==> trial 30: inputs <==
==> flow/design.v <==
`timescale 1ns/1ps
module axi_fifo #(
    parameter WIDTH     = 32,
    parameter DEPTH     = 16,
    parameter PTR_WIDTH = 4    
)(
    input  logic             clk,
    input  logic             resetn, 
    input  logic             push,
    input  logic [WIDTH-1:0] fifo_wdata,
    input  logic             pop,
    output wire  [WIDTH-1:0] fifo_rdata,
    output wire              fifo_full,
    output wire              fifo_empty
);
logic [WIDTH-1:0]   mem [DEPTH-1:0];
logic [PTR_WIDTH:0] wptr;
logic [PTR_WIDTH:0] rptr;
wire [PTR_WIDTH:0] fill_level;
wire               wrap;
always @(posedge clk) begin
    if (push && (!fifo_full)) begin
        mem[wptr[PTR_WIDTH-1:0]] <= fifo_wdata;
    end
end
always @(posedge clk or negedge resetn) begin
    if (!resetn) begin
        wptr <= {PTR_WIDTH+1{1'b0}};
    end else if (push && (!fifo_full)) begin
        wptr <= wptr + {{(PTR_WIDTH){1'b0}}, 1'b1};
    end
end
always @(posedge clk or negedge resetn) begin
    if (!resetn) begin
        rptr <= {PTR_WIDTH+1{1'b0}};
    end else if (pop && (!fifo_empty)) begin
        rptr <= rptr + {{(PTR_WIDTH){1'b0}}, 1'b1};
    end
end
assign wrap = wptr[PTR_WIDTH] ^ rptr[PTR_WIDTH];
assign fill_level = {wrap, wptr[PTR_WIDTH-1:0]} - {1'b0, rptr[PTR_WIDTH-1:0]};
assign fifo_full = (fill_level == DEPTH);
assign fifo_empty = (fill_level == {PTR_WIDTH+1{1'b0}});
assign fifo_rdata = mem[rptr[PTR_WIDTH-1:0]];
endmodule
`timescale 1ns/1ps
module axi4_dut 
   (
    input wire ACLK,
    input wire ARESETn,
    input wire [4-1:0] MEM_AWID,
    input wire [32-1:0] MEM_AWADDR,
    input wire [8-1:0] MEM_AWLEN,
    input wire [3-1:0] MEM_AWSIZE,
    input wire [2-1:0] MEM_AWBURST,
    input wire [1-1:0] MEM_AWLOCK,
    input wire [4-1:0] MEM_AWCACHE,
    input wire [3-1:0] MEM_AWPROT,
    input wire [4-1:0] MEM_AWQOS,
    input wire MEM_AWVALID,
    output wire MEM_AWREADY,
    input wire [32-1:0] MEM_WDATA,
    input wire [(32/8)-1:0] MEM_WSTRB,
    input wire MEM_WLAST,
    input wire MEM_WVALID,
    output wire MEM_WREADY,
    output wire [4-1:0] MEM_BID,
    output wire [2-1:0] MEM_BRESP,
    output wire MEM_BVALID,
    input wire MEM_BREADY,
    input wire [4-1:0] MEM_ARID,
    input wire [32-1:0] MEM_ARADDR,
    input wire [8-1:0] MEM_ARLEN,
    input wire [3-1:0] MEM_ARSIZE,
    input wire [2-1:0] MEM_ARBURST,
    input wire [1-1:0] MEM_ARLOCK,
    input wire [4-1:0] MEM_ARCACHE,
    input wire [3-1:0] MEM_ARPROT,
    input wire [4-1:0] MEM_ARQOS,
    input wire MEM_ARVALID,
    output wire MEM_ARREADY,
    output wire [4-1:0] MEM_RID,
    output wire [32-1:0] MEM_RDATA,
    output wire [2-1:0] MEM_RRESP,
    output wire MEM_RLAST,
    output wire MEM_RVALID,
    input wire MEM_RREADY
);
reg [32-1:0] reg_bank [0:32-1];
wire	aw_push;
wire	aw_pop;
wire	w_push;
wire	w_pop;
wire	ar_push;
wire	ar_pop;
wire	r_push;
wire	r_pop;
wire	b_push;
wire	b_pop;
wire	aw_fifo_full;
wire	aw_fifo_empty;
wire	w_fifo_full;
wire	w_fifo_empty;
wire	ar_fifo_full;
wire	ar_fifo_empty;
wire	r_fifo_full;
wire	r_fifo_empty;
wire	b_fifo_full;
wire	b_fifo_empty;
wire [(32 + 8 + 3 + 2 + 4 + 3 + 1 + 4 +  4 + 7  )-1:0] aw_fifo_wdata;
wire [(32 + 8 + 3 + 2 + 4 + 3 + 1 + 4 +  4 + 7  )-1:0] aw_fifo_rdata;
wire [( 32 + 8 + 3 + 2 + 4 + 3 +1 +4 +4 + 7 )-1:0] ar_fifo_wdata;
wire [( 32 + 8 + 3 + 2 + 4 + 3 +1 +4 +4 + 7 )-1:0] ar_fifo_rdata;
wire [(1 + (32/8) + 32 )-1:0]  w_fifo_wdata;
wire [(1 + (32/8) + 32 )-1:0]  w_fifo_rdata;
wire [( 32 + 2 + 4 + 2 )-1:0]  r_fifo_rdata;
wire [(2 + 4 )-1:0]  b_fifo_wdata;
wire [(2 + 4 )-1:0]  b_fifo_rdata;
reg [( 32 + 2 + 4 + 2 )-1:0] r_fifo_wdata;
reg [2-1:0] bresp_int;  
axi_fifo #(
    .WIDTH((32 + 8 + 3 + 2 + 4 + 3 + 1 + 4 +  4 + 7  )),
    .DEPTH(16),
    .PTR_WIDTH(4)
) aw_fifo (
    .clk(ACLK),
    .resetn(ARESETn),
    .push(aw_push),
    .fifo_wdata(aw_fifo_wdata),
    .pop(aw_pop),
    .fifo_rdata(aw_fifo_rdata),
    .fifo_full(aw_fifo_full),
    .fifo_empty(aw_fifo_empty)
);
assign aw_push = MEM_AWVALID && MEM_AWREADY && !aw_fifo_full;
assign MEM_AWREADY = !aw_fifo_full;
assign aw_pop = !aw_fifo_empty && !w_fifo_empty && !b_fifo_full;
assign aw_fifo_wdata = {MEM_AWID, MEM_AWADDR, MEM_AWLEN, {{1'b0}, MEM_AWSIZE}, {{2'b00}, MEM_AWBURST}, MEM_AWCACHE, {{1'b0}, MEM_AWPROT}, {{3'b000}, MEM_AWLOCK}, MEM_AWQOS};  
axi_fifo #(
    .WIDTH((1 + (32/8) + 32 )),
    .DEPTH(16),
    .PTR_WIDTH(4)
) w_fifo (
    .clk(ACLK),
    .resetn(ARESETn),
    .push(w_push),
    .fifo_wdata(w_fifo_wdata),
    .pop(w_pop),
    .fifo_rdata(w_fifo_rdata),
    .fifo_full(w_fifo_full),
    .fifo_empty(w_fifo_empty)
);
assign w_push = MEM_WVALID && MEM_WREADY && !w_fifo_full;
assign MEM_WREADY = !w_fifo_full;
assign w_pop = !w_fifo_empty && aw_pop;
assign w_fifo_wdata = {MEM_WLAST, MEM_WSTRB, MEM_WDATA};
axi_fifo #(
    .WIDTH((2 + 4 )),
    .DEPTH(16),
    .PTR_WIDTH(4)
) b_fifo (
    .clk(ACLK),
    .resetn(ARESETn),
    .push(b_push),
    .fifo_wdata(b_fifo_wdata),
    .pop(b_pop),
    .fifo_rdata(b_fifo_rdata),
    .fifo_full(b_fifo_full),
    .fifo_empty(b_fifo_empty)
);
assign b_push = w_pop && !b_fifo_full && aw_pop;
assign b_pop = MEM_BREADY && MEM_BVALID;
assign MEM_BVALID = !b_fifo_empty;
assign MEM_BID = b_fifo_rdata[(2 + 4 )-1:(2 + 4 )-4];
assign MEM_BRESP = b_fifo_rdata[(2 + 4 )-4-1:0];
assign b_fifo_wdata = {aw_fifo_rdata[(32 + 8 + 3 + 2 + 4 + 3 + 1 + 4 +  4 + 7  )-1:(32 + 8 + 3 + 2 + 4 + 3 + 1 + 4 +  4 + 7  )-4], bresp_int};
axi_fifo #(
    .WIDTH(( 32 + 8 + 3 + 2 + 4 + 3 +1 +4 +4 + 7 )),
    .DEPTH(16),
    .PTR_WIDTH(4)
) ar_fifo (
    .clk(ACLK),
    .resetn(ARESETn),
    .push(ar_push),
    .fifo_wdata(ar_fifo_wdata),
    .pop(ar_pop),
    .fifo_rdata(ar_fifo_rdata),
    .fifo_full(ar_fifo_full),
    .fifo_empty(ar_fifo_empty)
);
assign ar_push = MEM_ARVALID && MEM_ARREADY && !ar_fifo_full;  
assign MEM_ARREADY = !ar_fifo_full;
assign ar_pop = !ar_fifo_empty && !r_fifo_full;
assign ar_fifo_wdata = {MEM_ARID, MEM_ARADDR, MEM_ARLEN, {{1'b0}, MEM_ARSIZE}, {{2'b00}, MEM_ARBURST}, MEM_ARCACHE, {{1'b0}, MEM_ARPROT}, {{3'b000}, MEM_ARLOCK}, MEM_ARQOS};
axi_fifo #(
    .WIDTH(( 32 + 2 + 4 + 2 )),
    .DEPTH(16),
    .PTR_WIDTH(4)
) r_fifo (
    .clk(ACLK),
    .resetn(ARESETn),
    .push(r_push),
    .fifo_wdata(r_fifo_wdata),
    .pop(r_pop),
    .fifo_rdata(r_fifo_rdata),
    .fifo_full(r_fifo_full),
    .fifo_empty(r_fifo_empty)
);
assign r_push = ar_pop && !r_fifo_full;
assign r_pop = MEM_RREADY && MEM_RVALID;
assign MEM_RVALID = !r_fifo_empty;
assign MEM_RID = r_fifo_rdata[( 32 + 2 + 4 + 2 )-1:2+2+32];
assign MEM_RDATA = r_fifo_rdata[32-1:0];
assign MEM_RRESP = r_fifo_rdata[2+2+32-1:32];
assign MEM_RLAST = 1'b1;
always @(posedge ACLK or negedge ARESETn) begin
    if (!ARESETn) begin
        integer i;
        for (i = 0; i < 32; i = i + 1) begin
            reg_bank[i] <= {32{1'b0}};
        end
    end else begin
        if (aw_pop && w_pop) begin
            if (aw_fifo_rdata[(32 + 8 + 3 + 2 + 4 + 3 + 1 + 4 +  4 + 7  )-5:32] >= 32'h00000000 && aw_fifo_rdata[(32 + 8 + 3 + 2 + 4 + 3 + 1 + 4 +  4 + 7  )-5:32] <= 32'h0000001F) begin
                reg_bank[aw_fifo_rdata[(32 + 8 + 3 + 2 + 4 + 3 + 1 + 4 +  4 + 7  )-5:32]] <= w_fifo_rdata[32-1:0];
            end
        end
    end
end
always @(*) begin
    bresp_int = 2'b00;
    if (aw_pop && w_pop) begin
        if (aw_fifo_rdata[(32 + 8 + 3 + 2 + 4 + 3 + 1 + 4 +  4 + 7  )-5:32] >= 32'h00000000 && aw_fifo_rdata[(32 + 8 + 3 + 2 + 4 + 3 + 1 + 4 +  4 + 7  )-5:32] <= 32'h0000001F) begin
            bresp_int = 2'b00;  
        end else begin
            bresp_int = 2'b11;  
        end
    end
end
always @(*) begin
    r_fifo_wdata = {( 32 + 2 + 4 + 2 ){1'b0}};
    if (!ARESETn) begin
        r_fifo_wdata = {( 32 + 2 + 4 + 2 ){1'b0}};
    end else begin
        if (ar_pop) begin
            if (ar_fifo_rdata[( 32 + 8 + 3 + 2 + 4 + 3 +1 +4 +4 + 7 )-5:32] >= 32'h00000000 && ar_fifo_rdata[( 32 + 8 + 3 + 2 + 4 + 3 +1 +4 +4 + 7 )-5:32] <= 32'h0000001F) begin
                r_fifo_wdata = {ar_fifo_rdata[( 32 + 8 + 3 + 2 + 4 + 3 +1 +4 +4 + 7 )-1:( 32 + 8 + 3 + 2 + 4 + 3 +1 +4 +4 + 7 )-4], {{2'b00}, 2'b00}, reg_bank[ar_fifo_rdata[( 32 + 8 + 3 + 2 + 4 + 3 +1 +4 +4 + 7 )-5:32]]};
            end else begin
                r_fifo_wdata = {ar_fifo_rdata[( 32 + 8 + 3 + 2 + 4 + 3 +1 +4 +4 + 7 )-1:( 32 + 8 + 3 + 2 + 4 + 3 +1 +4 +4 + 7 )-4], {{2'b00}, 2'b11}, {32{1'b0}}};  
            end
        end
    end
end
endmodule
==> flow/run.sh <==
#!/bin/bash
# the make line also repeats each setting of config.mk as NAME=value (left out here)
make -C /OpenROAD-flow-scripts/flow DESIGN_CONFIG=/design/flow/config.mk WORK_HOME=/design/flow/orfs CLKGATE_MAP_FILE= finish
==> flow/config.mk <==
export PLATFORM = sky130hd
export DESIGN_NAME = axi4_dut
export DESIGN_NICKNAME = axi4_dut
export VERILOG_FILES = /design/flow/design.v
export SDC_FILE = /design/flow/constraint.sdc
export NUM_CORES = 4
export LEC_CHECK = 0
export ABC_AREA = 0
export CAP_MARGIN = 20
export CORE_ASPECT_RATIO = 0.52
export CORE_MARGIN = 2
export CORE_UTILIZATION = 65
export CTS_CLUSTER_SIZE = 37
export GPL_ROUTABILITY_DRIVEN = 1
export GPL_TIMING_DRIVEN = 1
export HOLD_SLACK_MARGIN = -0.07
export MAX_ROUTING_LAYER = met4
export MIN_ROUTING_LAYER = met1
export SETUP_SLACK_MARGIN = 0.64
export SLEW_MARGIN = 20
export TNS_END_PERCENT = 35
==> flow/constraint.sdc <==
create_clock -name core_clock -period 4.63 [get_ports {ACLK}]
set_input_delay 0.9260 -clock core_clock [delete_from_list [all_inputs] [get_ports {ACLK}]]
set_output_delay 0.9260 -clock core_clock [all_outputs]
set_load 0.01 [all_outputs]
==> build 87: changes against trial 30 <==
Settings changed: ABC_AREA 0 to default, CORE_ASPECT_RATIO 0.52 to default, CORE_UTILIZATION 65 to 72, CTS_CLUSTER_DIAMETER from default to 28, CTS_CLUSTER_SIZE 37 to 15, GPL_ROUTABILITY_DRIVEN 1 to default, GPL_TIMING_DRIVEN 1 to default, HOLD_SLACK_MARGIN -0.07 to default, MIN_ROUTING_LAYER met1 to default, PLACE_DENSITY from default to 0.38, SETUP_SLACK_MARGIN 0.64 to 1.05, TNS_END_PERCENT 35 to default.
==> flow/constraint.sdc (replaced) <==
create_clock -name core_clock -period 4.25 [get_ports {ACLK}]
set_input_delay 0.8500 -clock core_clock [delete_from_list [all_inputs] [get_ports {ACLK}]]
set_output_delay 0.8500 -clock core_clock [all_outputs]
set_load 0.01 [all_outputs]
==> trial 12: changes against trial 30 <==
Settings changed: CORE_ASPECT_RATIO 0.52 to 0.98, CORE_UTILIZATION 65 to 72, GPL_ROUTABILITY_DRIVEN 1 to 0, MAX_ROUTING_LAYER met4 to default, PLACE_DENSITY_LB_ADDON from default to 0.0, SETUP_SLACK_MARGIN 0.64 to 1.12.
==> flow/constraint.sdc (replaced) <==
create_clock -name core_clock -period 3.91 [get_ports {ACLK}]
set_input_delay 0.7820 -clock core_clock [delete_from_list [all_inputs] [get_ports {ACLK}]]
set_output_delay 0.7820 -clock core_clock [all_outputs]
set_load 0.01 [all_outputs]
==> build 83: changes against trial 30 <==
Settings changed: CORE_ASPECT_RATIO 0.52 to 0.98, CORE_UTILIZATION 65 to 72, CTS_CLUSTER_DIAMETER from default to 397, CTS_CLUSTER_SIZE 37 to 17, GPL_ROUTABILITY_DRIVEN 1 to 0, MAX_ROUTING_LAYER met4 to default, PLACE_DENSITY_LB_ADDON from default to 0.0, SETUP_SLACK_MARGIN 0.64 to 1.12.
==> flow/constraint.sdc (replaced) <==
create_clock -name core_clock -period 3.91 [get_ports {ACLK}]
set_input_delay 0.7820 -clock core_clock [delete_from_list [all_inputs] [get_ports {ACLK}]]
set_output_delay 0.7820 -clock core_clock [all_outputs]
set_load 0.01 [all_outputs]
==> notes <==
- Build 83 produced a layout that fails on negative setup slack. Trial 30 finished with timing, DRC and antenna clean. Build 87 died in 4_1_cts with DPL-0033. Trial 12 reached the layout checks and failed them: negative setup slack.
- Against trial 30, the non-clock buffer count of build 83 is higher by 48.
- Against build 83, the via count of trial 12 is larger by about 5%.
- Maximum frequency: build 83 is larger than trial 12 (about 3%).
- Design area, lowest first: build 83, trial 30, trial 12.
- Against build 83, the sequential share of layout area of trial 30 is lower by 0.68 points.
- Of build 83 and trial 30, trial 30 has the higher clock skew (gap 0.0051 ns).
- Combinational power, lowest first: trial 30, build 83, trial 12.
- Against trial 30, the routed wire length of build 83 is lower by about 2.7%.

========
==> xenon <==
Starts from the design.v that is shown in full above.
Settings: LEC_CHECK=0, CAP_MARGIN=20, CORE_MARGIN=2, CORE_UTILIZATION=72, CTS_CLUSTER_DIAMETER=28, SETUP_SLACK_MARGIN=0.51, SLEW_MARGIN=20; clock period 4.25 ns.
run.sh (not shown) runs the stock make flow with config.mk's settings and CLKGATE_MAP_FILE=.
==> maple: changes against xenon <==
Settings changed: CAP_MARGIN 20 to 15, CTS_CLUSTER_SIZE set to 43, PLACE_DENSITY set to 0.6, SETUP_SLACK_MARGIN 0.51 to 1.03.
==> flow/constraint.sdc (replaced) <==
create_clock -name core_clock -period 3.93 [get_ports {ACLK}]
set_input_delay 0.7860 -clock core_clock [delete_from_list [all_inputs] [get_ports {ACLK}]]
set_output_delay 0.7860 -clock core_clock [all_outputs]
set_load 0.01 [all_outputs]
==> violet: changes against xenon <==
Settings changed: ABC_AREA set to 1, CELL_PAD_IN_SITES_DETAIL_PLACEMENT set to 1, CELL_PAD_IN_SITES_GLOBAL_PLACEMENT set to 2, CORE_UTILIZATION 72 to 36, CTS_CLUSTER_DIAMETER 28 to not set, GPL_TIMING_DRIVEN set to 0, PLACE_DENSITY set to 0.6, SETUP_SLACK_MARGIN 0.51 to 0.85, TNS_END_PERCENT set to 15.
==> flow/constraint.sdc (replaced) <==
create_clock -name core_clock -period 10.0 [get_ports {ACLK}]
set_input_delay 2.0000 -clock core_clock [delete_from_list [all_inputs] [get_ports {ACLK}]]
set_output_delay 2.0000 -clock core_clock [all_outputs]
set_load 0.01 [all_outputs]
==> run notes <==
TritonCTS built the clock tree. The layout report lists the multi-input gate area as 0.04128 mm^2. OpenSTA lists the critical path endpoint as reg_bank[31][24]. The flow ran to the end and the layout has no timing, DRC or antenna violations. The critical path endpoint has a required time of 10.88 ns. The worst setup path is launched from a register. The flow inserted 5,242 tap cells. Global routing finished with a remaining overflow of 0. Clock tree synthesis inserted a total of 387 buffers.

The slew at the pin closest to its max-slew limit works out to 1.331 ns. The critical path in the final layout is reported with a setup slack of 1.562 ns. Entering global routing, the biggest net connects 134 pins.
-- figures above: violet

==> run notes <==
The flow ran to the end, but the layout failed its checks. Failing layout checks were recorded as capacitance limit, slew limit, setup timing. TritonCTS built the clock tree. The tools report the final setup slack of the worst path as -0.8307 ns. Following the worst setup path forward leads to its endpoint at r_fifo.mem[8][9].

The run gives 601 as the clock buffer count from CTS. For the combinational gate area, the log shows 0.03686 mm^2. The final report lists the setup-violating endpoint count as 514.

With the final count of pins violating max slew at 2, the critical path data required time is 4.98 ns. The tools report the number of violations of the max-capacitance limit as 1.
-- figures above: xenon

==> run notes <==
The run stopped with a tool error. The number of I/O port buffers was 159; the synthesized instance count was 7,214. For this run, the number of Yosys warnings is 6. Number of rows created at floorplan: 158. The flow halted during global routing.

The tool reported: "[ERROR GRT-0232] Routing congestion too high. Check the congestion heatmap in the GUI". The run gives 72.28% for the initial core utilization. Global routing finished with a remaining overflow of 389.

The number of clock buffers added by TritonCTS is 604. The post-synthesis chip area from yosys is 0.1336 mm^2.
-- figures above: maple

Power is estimated from default activity; no workload was simulated.
